## ixu_mc_pipe
module ixu_mc_pipe (
    input  wire         core_clock_i,
    input  wire         core_flush_i,
    input  wire  [17:0] data_i,
    input  wire         valid_i,
    output logic        busy_o,
    output wire  [ 5:0] rs1_o,
    output wire  [ 5:0] rs2_o,
    input  wire  [31:0] rs1_data_i,
    input  wire  [31:0] rs2_data_i,
    output wire  [ 4:0] rob_o,
    input  wire  [ 6:0] opcode_i,
    input  wire  [ 6:0] ins_type,
    input  wire         imm_i,
    input  wire  [31:0] immediate_i,
    input  wire  [ 5:0] dest_i,
    output logic [ 5:0] wakeup_dest,
    output logic        wakeup_valid,
    output logic [ 5:0] l_wakeup_dest,
    output logic        l_wakeup_valid,
    output logic [ 5:0] ixu_mc_ex_dest,
    output logic [31:0] ixu_mc_ex_data,
    output logic        ixu_mc_ex_valid,
    output logic [ 5:0] ixu_mc_wb_dest,
    output logic [31:0] ixu_mc_wb_data,
    output logic        ixu_mc_wb_valid,
    output wire  [ 4:0] pmu_ins_id_o,
    output wire         pmu_ins_valid_o
);
Size: ~310 flip-flops.
clock: 3.53 ns
lec_check: 0
abc_area: 1
cap_margin: 5
core_margin: 2
core_utilization: 72
cts_cluster_diameter: 244
cts_cluster_size: 72
place_density: 0.65
setup_slack_margin: 0.4
slew_margin: 40
run.sh (not shown) runs the stock make flow with config.mk's settings and CLKGATE_MAP_FILE=.
The starting point aborted during 5_1_grt on GRT-0116.
Then changed:
ABC_AREA = default   (was 1)
CAP_MARGIN = 20   (was 5)
CORE_UTILIZATION = 66   (was 72)
CTS_CLUSTER_DIAMETER = default   (was 244)
CTS_CLUSTER_SIZE = 61   (was 72)
PLACE_DENSITY = default   (was 0.65)
SLEW_MARGIN = 20   (was 40)
clock period = 8.19 ns   (was 3.53 ns; I/O delays follow)
Now the flow ran to the end with violations: negative setup slack; die area went up by a few percent; synthesized area fell by a few percent; synthesized cell count went down by about a fifth.


Setup of job 3919:
Starting RTL as in the previous note.
==> flow/config.mk <==
export PLATFORM = sky130hd
export DESIGN_NAME = ixu_mc_pipe
export DESIGN_NICKNAME = ixu_mc_pipe
export VERILOG_FILES = /design/flow/design.v
export SDC_FILE = /design/flow/constraint.sdc
export NUM_CORES = 4
export LEC_CHECK = 0
export ABC_AREA = 0
export CAP_MARGIN = 20
export CELL_PAD_IN_SITES_DETAIL_PLACEMENT = 0
export CORE_MARGIN = 2
export CORE_UTILIZATION = 44
export CTS_CLUSTER_SIZE = 98
export PLACE_DENSITY_LB_ADDON = 0.24
export SETUP_SLACK_MARGIN = 1.29
export SLEW_MARGIN = 20
export TNS_END_PERCENT = 15
==> flow/constraint.sdc <==
create_clock -name core_clock -period 4.94 [get_ports {core_clock_i}]
set_input_delay 0.9880 -clock core_clock [delete_from_list [all_inputs] [get_ports {core_clock_i}]]
set_output_delay 0.9880 -clock core_clock [all_outputs]
set_load 0.01 [all_outputs]
In job 3919 the implementation completed, yet the final layout does not meet the checks, the culprit being setup timing.
For job 2905, these inputs were changed with respect to job 3919:
- CORE_UTILIZATION: 44 -> 40
- SETUP_SLACK_MARGIN: 1.29 -> 0.4
- CTS_CLUSTER_SIZE: 98 -> unset
- CELL_PAD_IN_SITES_DETAIL_PLACEMENT: 0 -> unset
- ABC_AREA: 0 -> unset
- PLACE_DENSITY_LB_ADDON: 0.24 -> unset
- TNS_END_PERCENT: 15 -> unset
- the clock period (ns, I/O delays scaled along): 4.94 -> 9.0
==> results <==
Job 2905: PASS, flow complete, no timing, DRC or antenna violations
Clock skew, job 3919 and job 2905: lower on job 3919
Routed wire length ends up higher on job 3919.
Job 2905 vs. job 3919: minimum clock period went up by 450 ps.
Diff job 3919 -> job 2905: core utilization of the finished layout -12 points, final instance area -about 13%, first-pass GRT wire length -7.3%, count of plain and timing-repair buffers -61%.
Modified inputs, job 5405 compared to job 2905
- swapping 9.0 for 12.3 in the clock period (ns, I/O delays scaled along)
==> comparison <==
- Job 5405 against job 2905; count of vias placed by the detailed router is down slightly.
- Job 5405 reports its capturing element of the worst setup path as wb_mul_data[27] while job 2905 reports wb_mul_data[21].
- Diff job 2905 -> job 5405: worst setup slack went up by 1370 ps; final cycle utilization of the critical path went down by 9.6 points.
- Of job 2905 and job 5405, job 2905 shows the lower sequential share of layout area, with job 5405 above it.
- Compared with job 2905, design area in job 5405 decreased by a few percent.
- In job 5405 the final critical-path required period turned out 1930 ps higher than in job 2905.
The following lists how job 379 was set up differently from job 5405:
- swapping 40 for 69 in CORE_UTILIZATION
- swapping 0.4 for -0.56 in SETUP_SLACK_MARGIN
- putting CTS_CLUSTER_SIZE at 37 where nothing was set
- swapping 12.3 for 7.18 in the clock period (ns, I/O delays scaled along)
What the final checks of job 379 revealed, after a flow that finished every stage, was a layout that fails on setup timing.
[job 379 vs job 5405] pin count of the biggest net entering global routing: lower in job 379
Diff job 5405 -> job 379 | share of the core filled with cells in the final layout | increase of 39 points
Comparing job 379 and job 5405, the higher post-synthesis to final-layout area growth was measured on job 379.
First-iteration DRC count: job 379 vs job 5405 up about 65%
Job 379 falls short of job 5405 in final setup slack of the worst path.
Global routing usage summed across all routing layers in job 379 is 26 points higher than in job 5405
On number of non-clock buffers, the lower figure sits with job 5405, not job 379.
Looking at tightest slew margin relative to the limit across job 379 and job 5405, the one that comes out lower is job 379.
Comparing job 5405 against job 379, there is no change at all in xor and xnor fraction of the mapped netlist area.
Here is what was changed in the inputs of job 4033 compared with job 379.
- CTS_CLUSTER_SIZE no longer set, was 37
- CORE_UTILIZATION now 40, was 69
- SETUP_SLACK_MARGIN now 0.4, was -0.56
- the clock period (ns, I/O delays scaled along) now 8.63, was 7.18
The final layout from job 4033, which completed every stage, passed the timing, DRC and antenna checks at the end of the flow. Library cell contributing the largest single delay on the critical path = sky130_fd_sc_hd__fa_1: job 379; library cell contributing the largest single delay on the critical path = sky130_fd_sc_hd__fa_2: job 4033. Job 4033 vs job 379: final worst-path cycle share down in job 4033. Worst endpoint required time: job 379 and job 4033 compared, higher one is job 4033. Job 379 → job 4033: arrival time reported for the critical path endpoint fell by 740 ps, met3 routed wirelength shrank by 46%. NOTE: final weighted congestion of routability-driven global placement in job 4033 falls short of that of job 379. Job 379 -> job 4033: wire length reported by the detailed router decreased by a little under 10%. Compared with job 379, job 4033 shows CTS buffer count that has gone down by a few percent.


== JK ==
Starting RTL as in the previous note.
Design ixu_mc_pipe, start of the top module:
module ixu_mc_pipe (
    input  wire         core_clock_i,
    input  wire         core_flush_i,
    input  wire  [17:0] data_i,
    input  wire         valid_i,
    output logic        busy_o,
    output wire  [ 5:0] rs1_o,
    output wire  [ 5:0] rs2_o,
    input  wire  [31:0] rs1_data_i,
    input  wire  [31:0] rs2_data_i,
    output wire  [ 4:0] rob_o,
    input  wire  [ 6:0] opcode_i,
    input  wire  [ 6:0] ins_type,
    input  wire         imm_i,
    input  wire  [31:0] immediate_i,
    input  wire  [ 5:0] dest_i,
    output logic [ 5:0] wakeup_dest,
    output logic        wakeup_valid,
    output logic [ 5:0] l_wakeup_dest,
    output logic        l_wakeup_valid,
    output logic [ 5:0] ixu_mc_ex_dest,
    output logic [31:0] ixu_mc_ex_data,
    output logic        ixu_mc_ex_valid,
    output logic [ 5:0] ixu_mc_wb_dest,
    output logic [31:0] ixu_mc_wb_data,
    output logic        ixu_mc_wb_valid,
    output wire  [ 4:0] pmu_ins_id_o,
    output wire         pmu_ins_valid_o
);
  assign rob_o = data_i[4:0];
  assign rs1_o = data_i[11:6];
  assign rs2_o = data_i[17:12];
  typedef enum {
    IDLE,
    DIVISION
  } mc_pipe_state_t;
  mc_pipe_state_t        mc_pipe_state;
  reg             [31:0] a;
  reg             [31:0] b;
  reg             [ 6:0] opc;
  reg             [ 5:0] ex_dest;
  reg             [ 5:0] ex_rob;
  reg                    ex_valid;
  reg             [ 1:0] ex_type;
  reg                    ex_fwd;
  reg                    div_ex;
  wire            [31:0] ex_alu_result;
  wire            [31:0] ex_mul_result;
  wire            [31:0] ex_div_result;
  wire            [31:0] ex_adder_result;
  wire                   mts;
  wire                   mtu;
  ...
export LEC_CHECK = 0
export ABC_AREA = 1
export CAP_MARGIN = 20
export CORE_ASPECT_RATIO = 0.5
export CORE_MARGIN = 2
export CORE_UTILIZATION = 72
export CTS_CLUSTER_DIAMETER = 391
export CTS_CLUSTER_SIZE = 99
export HOLD_SLACK_MARGIN = 0.3
export PLACE_DENSITY = 0.42
export SETUP_SLACK_MARGIN = 0.98
export SLEW_MARGIN = 20
create_clock -name core_clock -period 6.03 [get_ports {core_clock_i}]
JK never completed; the flow aborted with a tool error in 5_1_grt.
diff inputs: JK => MS
- swapping 72 for 62 in CORE_UTILIZATION
- clearing ABC_AREA, which used to be 1
- swapping 99 for 96 in CTS_CLUSTER_SIZE
- clearing CORE_ASPECT_RATIO, which used to be 0.5
- clearing PLACE_DENSITY, which used to be 0.42
- swapping 0.98 for 0.4 in SETUP_SLACK_MARGIN
- clearing CTS_CLUSTER_DIAMETER, which used to be 391
- clearing HOLD_SLACK_MARGIN, which used to be 0.3
- swapping 6.03 for 6.93 in the clock period (ns, I/O delays scaled along)
==> comparison <==
MS completed end to end; final checks failed (setup timing).
On synthesized area per cell: between MS and JK, it ends up lower for JK.
Lower number of placed cells counting well taps was reported by MS, not JK.
Standard-cell row count: MS vs JK up 38
As of MS, area of the chip had risen by more than 10% compared to JK.
Going from JK to MS, yosys stat chip area decreased 3100 um^2, synthesized area decreased 4.8%, proportion of synthesized chip area in sequential cells increased 0.58 points.
Fraction of synthesized area in multiplexers: MS > JK
| number of nets in the synthesized netlist | MS vs JK | 1510 lower |
## Diff of input files: AL against MS
- an added PLACE_DENSITY of 0.38
- an added CTS_CLUSTER_DIAMETER of 336
- a change of CORE_UTILIZATION from 62 to 72
### Flow results
- AL did not finish; a tool error ended it in 5_1_grt.
- MS completed end to end; final checks failed (setup timing).
- Number of post-CTS setup repair buffers (AL / MS): 0.821
- Compared AL against MS; post-synthesis net count within noise.
- Count of hold buffers inserted by post-cts repair: AL vs MS identical
- Measured against each other, AL and MS differ in instance count after placement with tap cells included, the higher figure coming from MS.
- AL vs. MS: vertical die size decreased by 7.1% relative to the old numbers, routability congestion estimate went up by about 5.5%, count of instances resized after the clock tree is built has decreased.
- In AL the post-place setup slack turned out 0.45 ns lower than in MS.
- Die size shrinks by more than 10% when moving from MS to AL.
- When AL is set beside MS, its HPWL after detailed placement turns out to be 4100 um larger.
- Relative to MS, horizontal die dimension has gone down in AL.
Edits applied to the flow inputs when going from AL to TR:
- changing SETUP_SLACK_MARGIN from 0.4 to -0.57
- changing CORE_UTILIZATION from 72 to 70
- removing PLACE_DENSITY (formerly 0.38)
- removing CTS_CLUSTER_DIAMETER (formerly 336)
- changing CTS_CLUSTER_SIZE from 96 to 37
- changing the clock period (ns, I/O delays scaled along) from 6.93 to 7.18
Notes after the runs:
TR did not finish; a tool error ended it in 5_1_grt.
TR ends up with higher die extent in y than AL does.
Looking at count of H-tree levels built during CTS across AL and TR, the one that comes out higher is TR.
Changes observed in TR relative to AL: area of the core region increased 2.4%; number of clock buffers inserted by TritonCTS increased 32; global placement routability congestion decreased about 2.6%.
Reported for AL and TR, basic-gate share of the synthesized area counting and, or, nand and nor cells turned out identical to the last digit.
| number of instances in the synthesized netlist | AL vs TR | ≈ equal |
Between AL and TR, total cell area at the placement stage is lower for TR, AL comes in above that.
